## north
Design int_calc, start of the top module:
module int_calc(clk, rst, start, A, B, done, int_add, int_sub, int_mul, int_div, int_mod, addCo, addCy, subCo, subCy);
   input clk;
   input rst;
   input start;
   input [63:0] A;
   input [31:0] B;
   output done;
   output [31:0] int_add;
   output [31:0] int_sub;
   output [63:0] int_mul;
   output [31:0] int_div;
   output [31:0] int_mod;
	output addCo;
	output addCy;
	output subCo;
	output subCy;
   reg [31:0] a_r;
   reg [31:0] b_r;
   reg        busy;
   wire       mul_idle;
   wire       div_idle;
   assign done = busy & mul_idle & div_idle;
   always @(posedge clk) begin
      if (start) begin
         a_r <= A[31:0];
         b_r <= B;
      end
      if (rst) busy <= 1'b0;
      else if (start) busy <= 1'b1;
      else if (done) busy <= 1'b0;
   end
   adder_32bits adder(.A(a_r),
                      .B(b_r),
                      .Ctr(1'b0),
                      .S(int_add),
                      .Co(addCo),
                      .Cy(addCy));
   adder_32bits suber(.A(a_r),
  ...
clock: 21.0 ns
lec_check: 0
cap_margin: 30
cell_pad_in_sites_detail_placement: 2
core_margin: 3
core_utilization: 54
cts_cluster_diameter: 245
cts_cluster_size: 47
gpl_routability_driven: 0
gpl_timing_driven: 0
hold_slack_margin: 0.03
max_routing_layer: met4
min_routing_layer: met1
place_density_lb_addon: 0.28
setup_slack_margin: 1.5
slew_margin: 20
tns_end_percent: 20
run.sh (not shown) runs the stock make flow with config.mk's settings and CLKGATE_MAP_FILE=.
Tool error DPL-0033 stopped north during detailed placement (3_5_place_dp); no final results.
[inputs] south vs north
==> flow/config.mk <==
export PLATFORM = sky130hd
export DESIGN_NAME = int_calc
export DESIGN_NICKNAME = int_calc
export VERILOG_FILES = /design/flow/design.v
export SDC_FILE = /design/flow/constraint.sdc
export NUM_CORES = 4
export LEC_CHECK = 0
export CAP_MARGIN = 20
export CORE_MARGIN = 2
export CORE_UTILIZATION = 58
export SETUP_SLACK_MARGIN = 1.5
export SLEW_MARGIN = 20
==> flow/constraint.sdc <==
create_clock -name core_clock -period 10.7 [get_ports {clk}]
set_input_delay 2.1400 -clock core_clock [delete_from_list [all_inputs] [get_ports {clk}]]
set_output_delay 2.1400 -clock core_clock [all_outputs]
set_load 0.01 [all_outputs]
## What came out
Starting density of the core ends up higher on south. north -> south: area fraction in mux cells delta 0, exact match. Per the comparison of south with north, count of instantiated cells in the yosys netlist essentially unchanged, chip area lower, fraction of synthesis flops using an asynchronous set or reset pin has remained practically unchanged. The final report for south shows a completed flow and a layout that fails verification, specifically negative setup slack. Synthesized cell count came out exactly the same in north and south. Diff north..south | synthesized-area fraction occupied by and/or/nand/nor cells | negligible. north → south: yosys synthesis chip area has remained practically unchanged, number of buffers added on ports has increased.
Relative to south, the following input files were edited for east:
--- a/flow/config.mk
+++ b/flow/config.mk
@@ -10,2 +10,4 @@
-export CORE_UTILIZATION = 58
-export SETUP_SLACK_MARGIN = 1.5
+export CORE_UTILIZATION = 68
+export CTS_CLUSTER_DIAMETER = 42
+export CTS_CLUSTER_SIZE = 90
+export SETUP_SLACK_MARGIN = 1.84
==> flow/constraint.sdc <==
create_clock -name core_clock -period 12.0 [get_ports {clk}]
set_input_delay 2.4000 -clock core_clock [delete_from_list [all_inputs] [get_ports {clk}]]
set_output_delay 2.4000 -clock core_clock [all_outputs]
set_load 0.01 [all_outputs]
## What came out
Re wire length: east is about 18% up on south. What the final checks of east revealed, after a flow that finished every stage, was a layout that fails on negative setup slack. Comparing east with south, the logic gate share of total power came out essentially unchanged. Compared south against east; total of max-cap violations within noise. Sequential cell fraction of total power: east and south compared, higher one is south.

run 1:
Starting RTL as in the previous note.
clock: 10.8 ns
lec_check: 0
cap_margin: 20
core_margin: 2
core_utilization: 72
cts_cluster_size: 23
place_density_lb_addon: 0.27
setup_slack_margin: 2.96
slew_margin: 20
Run 1: flow complete, layout not clean; failing: setup timing
Setup changes, run 1 to run 2
- SETUP_SLACK_MARGIN: 2.96 -> unset
- CTS_CLUSTER_SIZE: 23 -> unset
- the clock period (ns, I/O delays scaled along): 10.8 -> 15.0
### Flow results
- Complete run, failing final checks: run 2, reason setup timing.
- Relative to run 1, measured slew at the worst slew-check pin has decreased by 0.032 ns in run 2.
- Summary: wire length of the first global-routing pass, run 2 better than run 1
- Comparing run 2 and run 1, the higher wire length was measured on run 1.
[inputs] run 3 vs run 2
- an added SETUP_SLACK_MARGIN of 1.5
- a change of CORE_UTILIZATION from 72 to 43
- a deleted PLACE_DENSITY_LB_ADDON that had been 0.27
- a change of the clock period (ns, I/O delays scaled along) from 15.0 to 10.6
### Flow results
On part of the total power dissipated in combinational logic: between run 3 and run 2, it ends up lower for run 3.
Run 3 vs run 2 — number of iterations in the first detailed-routing pass dropped 2.
Against run 2, run 3 comes in 11% lower on via count.
Taking run 2 over run 3, the number of DRC violations after detailed-routing iteration 0 ratio works out to 2.2.
Run 3 against run 2: number of nets in the finished design increased by 17 relative to the old numbers; final wirelength decreased by about 9% relative to the old numbers; setup slack decreased by 3.41 ns relative to the old numbers; filler-free cell count of the finished design increased by about 10% relative to the old numbers.
| run 3 | all stages done | FAIL | setup timing |
Compared with run 2, run 3 shows a sum of negative setup slack that is 64.38 ns lower.
Placement row count of run 3 exceeds that of run 2 by more than a quarter.

## orange
The RTL this note starts from:
==> flow/design.v <==
`timescale 1ns / 1ps
module adder_1bit(a, b, ci, s, co);
	input wire a,b,ci;
	output wire s,co;
	and (c1,a,b), (c2,b,ci), (c3,a,ci);
	xor (s1,a,b), (s,s1,ci);
	or (co,c1,c2,c3);
endmodule
`timescale 1ns / 1ps
module adder_32bits(A, B, Ctr, S, Co,Cy);
	parameter size=32;
   input [size:1] A;
   input [size:1] B;
   input Ctr;
   output [size:1] S;
   output Co;
	output Cy;
	wire[size-1:1]  Ctemp;
	wire[size:1]    Bo;
	assign Bo={32{Ctr}}^B;
adder_1bit 	A1(.a(A[1]),.b(Bo[1]),.ci(Ctr),.s(S[1]),.co(Ctemp[1])),
		A2(A[2],Bo[2],Ctemp[1],S[2],Ctemp[2]),
		A3(A[3],Bo[3],Ctemp[2],S[3],Ctemp[3]),
		A4(A[4],Bo[4],Ctemp[3],S[4],Ctemp[4]),
		A5(A[5],Bo[5],Ctemp[4],S[5],Ctemp[5]),
		A6(A[6],Bo[6],Ctemp[5],S[6],Ctemp[6]),
		A7(A[7],Bo[7],Ctemp[6],S[7],Ctemp[7]),
		A8(A[8],Bo[8],Ctemp[7],S[8],Ctemp[8]),
		A9(A[9],Bo[9],Ctemp[8],S[9],Ctemp[9]),
		A10(A[10],Bo[10],Ctemp[9],S[10],Ctemp[10]),
		A11(A[11],Bo[11],Ctemp[10],S[11],Ctemp[11]),
		A12(A[12],Bo[12],Ctemp[11],S[12],Ctemp[12]),
		A13(A[13],Bo[13],Ctemp[12],S[13],Ctemp[13]),
		A14(A[14],Bo[14],Ctemp[13],S[14],Ctemp[14]),
		A15(A[15],Bo[15],Ctemp[14],S[15],Ctemp[15]),
		A16(A[16],Bo[16],Ctemp[15],S[16],Ctemp[16]),
		A17(A[17],Bo[17],Ctemp[16],S[17],Ctemp[17]),
		A18(A[18],Bo[18],Ctemp[17],S[18],Ctemp[18]),
		A19(A[19],Bo[19],Ctemp[18],S[19],Ctemp[19]),
		A20(A[20],Bo[20],Ctemp[19],S[20],Ctemp[20]),
		A21(A[21],Bo[21],Ctemp[20],S[21],Ctemp[21]),
		A22(A[22],Bo[22],Ctemp[21],S[22],Ctemp[22]),
		A23(A[23],Bo[23],Ctemp[22],S[23],Ctemp[23]),
		A24(A[24],Bo[24],Ctemp[23],S[24],Ctemp[24]),
		A25(A[25],Bo[25],Ctemp[24],S[25],Ctemp[25]),
		A26(A[26],Bo[26],Ctemp[25],S[26],Ctemp[26]),
		A27(A[27],Bo[27],Ctemp[26],S[27],Ctemp[27]),
		A28(A[28],Bo[28],Ctemp[27],S[28],Ctemp[28]),
		A29(A[29],Bo[29],Ctemp[28],S[29],Ctemp[29]),
		A30(A[30],Bo[30],Ctemp[29],S[30],Ctemp[30]),
		A31(A[31],Bo[31],Ctemp[30],S[31],Ctemp[31]),
		A32(A[32],Bo[32],Ctemp[31],S[32],Co);
		assign Cy=(!(A[32]^Bo[32]))*(A[32]^S[32]);
endmodule
module mul_32_32_64(clk, rst, start, a, b, out, idle);
   input clk;
   input rst;
   input start;
   input [31:0] a, b;
   output reg [63:0] out;
   output idle;
   reg [63:0]        out_r;
   parameter START = 1'b0, CALC = 1'b1;
   reg [4:0]         count;
   reg               state;
   reg               last;
   wire [33:0]       tmp_sum;
   wire [33:0]       a_ext;
   wire [33:0]       addend;
   wire [2:0]        booth;
   assign idle = (state == START);
   assign a_ext = {{2{a[31]}}, a};
   assign booth = {out_r[1:0], last};
   assign addend = (booth[1] ^ booth[0]) ? a_ext : {a_ext[32:0], 1'b0} & {34{booth[2] ^ booth[0]}};
   assign tmp_sum = {{2{out_r[63]}}, out_r[63:32]} + (addend ^ {34{booth[2]}}) + {33'b0, booth[2]};
   always @(posedge clk) begin
      if (rst) begin
         state <= START;
         count <= 5'b00000;
      end else begin
      case (state)
        START: begin
           if (start) begin
              out_r <= {32'b0, b};
              last <= 1'b0;
              count <= 5'b00000;
              state <= CALC;
           end
        end
        CALC: begin
           if (~count[4]) begin
              count <= count + 1;
              out_r[63:30] <= tmp_sum[33:0];
              out_r[29:0] <= out_r[31:2];
              last <= out_r[1];
           end  
           else begin
              out <= out_r;
              state <= START;
              count <= 5'b00000;
           end
        end  
        default:;
      endcase  
      end
   end  
endmodule  
module div_64_32_32(clk, rst, start, a, b, quo, mod, idle);
   input clk;
   input rst;
   input start;
   input [63:0] a;
   input [31:0] b;
   output reg [31:0] quo, mod;
   output idle;
   reg [31:0]        quo_r;
   reg [33:0]        mod_r;
   parameter START = 2'b00, CALC = 2'b01, FIN = 2'b11;
   reg [1:0]         state;
   reg [4:0]         count;
   wire [33:0]       b_ext;
   wire [33:0]       tmp_sum;
   reg               op;
   assign idle = (state == START);
   assign b_ext = {2'b00, b};
   assign tmp_sum = mod_r + (b_ext ^ {34{op}}) + {33'b0, op};
   always @(posedge clk) begin
      if (rst) begin
         state <= START;
         count <= 5'b00000;
      end else begin
      case (state)
        START: begin
           if (start) begin
              mod_r <= {1'b0, a[63:31]};
              quo_r <= {a[30:0], 1'b0};
              op <= 1;     
              count <= 5'b00000;
              state <= CALC;
           end
        end
        CALC: begin
           if (count != 5'b11111) begin
              mod_r <= {tmp_sum[32:0], quo_r[31]};
              quo_r <= {quo_r[30:0], ~tmp_sum[33]};
              op <= ~tmp_sum[33];
              count <= count + 1;
           end
           else begin
              quo_r <= {quo_r[30:0], ~tmp_sum[33]};
              mod_r <= tmp_sum[33] ? tmp_sum + b_ext : tmp_sum;
              state <= FIN;
              count <= 5'b00000;
           end
        end
        FIN: begin
           quo <= quo_r;
           mod <= mod_r[31:0];
           state <= START;
           count <= 5'b00000;
        end
        default: state <= START;
      endcase  
      end
   end  
endmodule  
module int_calc(clk, rst, start, A, B, done, int_add, int_sub, int_mul, int_div, int_mod, addCo, addCy, subCo, subCy);
   input clk;
   input rst;
   input start;
   input [63:0] A;
   input [31:0] B;
   output done;
   output [31:0] int_add;
   output [31:0] int_sub;
   output [63:0] int_mul;
   output [31:0] int_div;
   output [31:0] int_mod;
	output addCo;
	output addCy;
	output subCo;
	output subCy;
   reg [31:0] a_r;
   reg [31:0] b_r;
   reg        busy;
   wire       mul_idle;
   wire       div_idle;
   assign done = busy & mul_idle & div_idle;
   always @(posedge clk) begin
      if (start) begin
         a_r <= A[31:0];
         b_r <= B;
      end
      if (rst) busy <= 1'b0;
      else if (start) busy <= 1'b1;
      else if (done) busy <= 1'b0;
   end
   adder_32bits adder(.A(a_r),
                      .B(b_r),
                      .Ctr(1'b0),
                      .S(int_add),
                      .Co(addCo),
                      .Cy(addCy));
   adder_32bits suber(.A(a_r),
                      .B(b_r),
                      .Ctr(1'b1),
                      .S(int_sub),
                      .Co(subCo),
                      .Cy(subCy));
   mul_32_32_64 muler(.clk(clk),
                      .rst(rst),
                      .start(start),
                      .a(a_r),
                      .b(B),
                      .out(int_mul),
                      .idle(mul_idle));
   div_64_32_32 diver(.clk(clk),
                      .rst(rst),
                      .start(start),
                      .a(A),
                      .b(b_r),
                      .quo(int_div),
                      .mod(int_mod),
                      .idle(div_idle));
endmodule  
export LEC_CHECK = 0
export CAP_MARGIN = 20
export CELL_PAD_IN_SITES_DETAIL_PLACEMENT = 1
export CORE_MARGIN = 3
export CORE_UTILIZATION = 40
export CTS_CLUSTER_DIAMETER = 47
export CTS_CLUSTER_SIZE = 47
export GPL_ROUTABILITY_DRIVEN = 0
export HOLD_SLACK_MARGIN = 0.03
export MIN_ROUTING_LAYER = met1
export PLACE_DENSITY_LB_ADDON = 0.28
export SETUP_SLACK_MARGIN = 1.5
export SLEW_MARGIN = 20
export TNS_END_PERCENT = 20
create_clock -name core_clock -period 21.0 [get_ports {clk}]
Every stage of the flow completed for orange, and the final layout passed the timing, design-rule and antenna checks.
Setup changes, orange to blue
==> flow/config.mk <==
export PLATFORM = sky130hd
export DESIGN_NAME = int_calc
export DESIGN_NICKNAME = int_calc
export VERILOG_FILES = /design/flow/design.v
export SDC_FILE = /design/flow/constraint.sdc
export NUM_CORES = 4
export LEC_CHECK = 0
export CAP_MARGIN = 20
export CORE_MARGIN = 2
export CORE_UTILIZATION = 60
export SLEW_MARGIN = 20
==> flow/constraint.sdc <==
create_clock -name core_clock -period 10.6 [get_ports {clk}]
set_input_delay 2.1200 -clock core_clock [delete_from_list [all_inputs] [get_ports {clk}]]
set_output_delay 2.1200 -clock core_clock [all_outputs]
set_load 0.01 [all_outputs]
Notes after the runs:
orange ended up with met5 as its highest signal layer in the routed design; blue ended up with met4. Layout checks on blue: not met. Flow itself completed; violations: setup timing. Combined area of the multi-input logic cells in blue vs orange: up about 0.5%. orange reports its cell with the biggest individual delay on the critical path as fa_1 while blue reports fa_2. blue vs orange — non-clock buffer count rose 9.1%. Compared with orange, in blue overall power consumption picked up an extra about 80%; layout overhead on the synthesized area down 2.4 points.
Power and IR drop assume default switching activity.
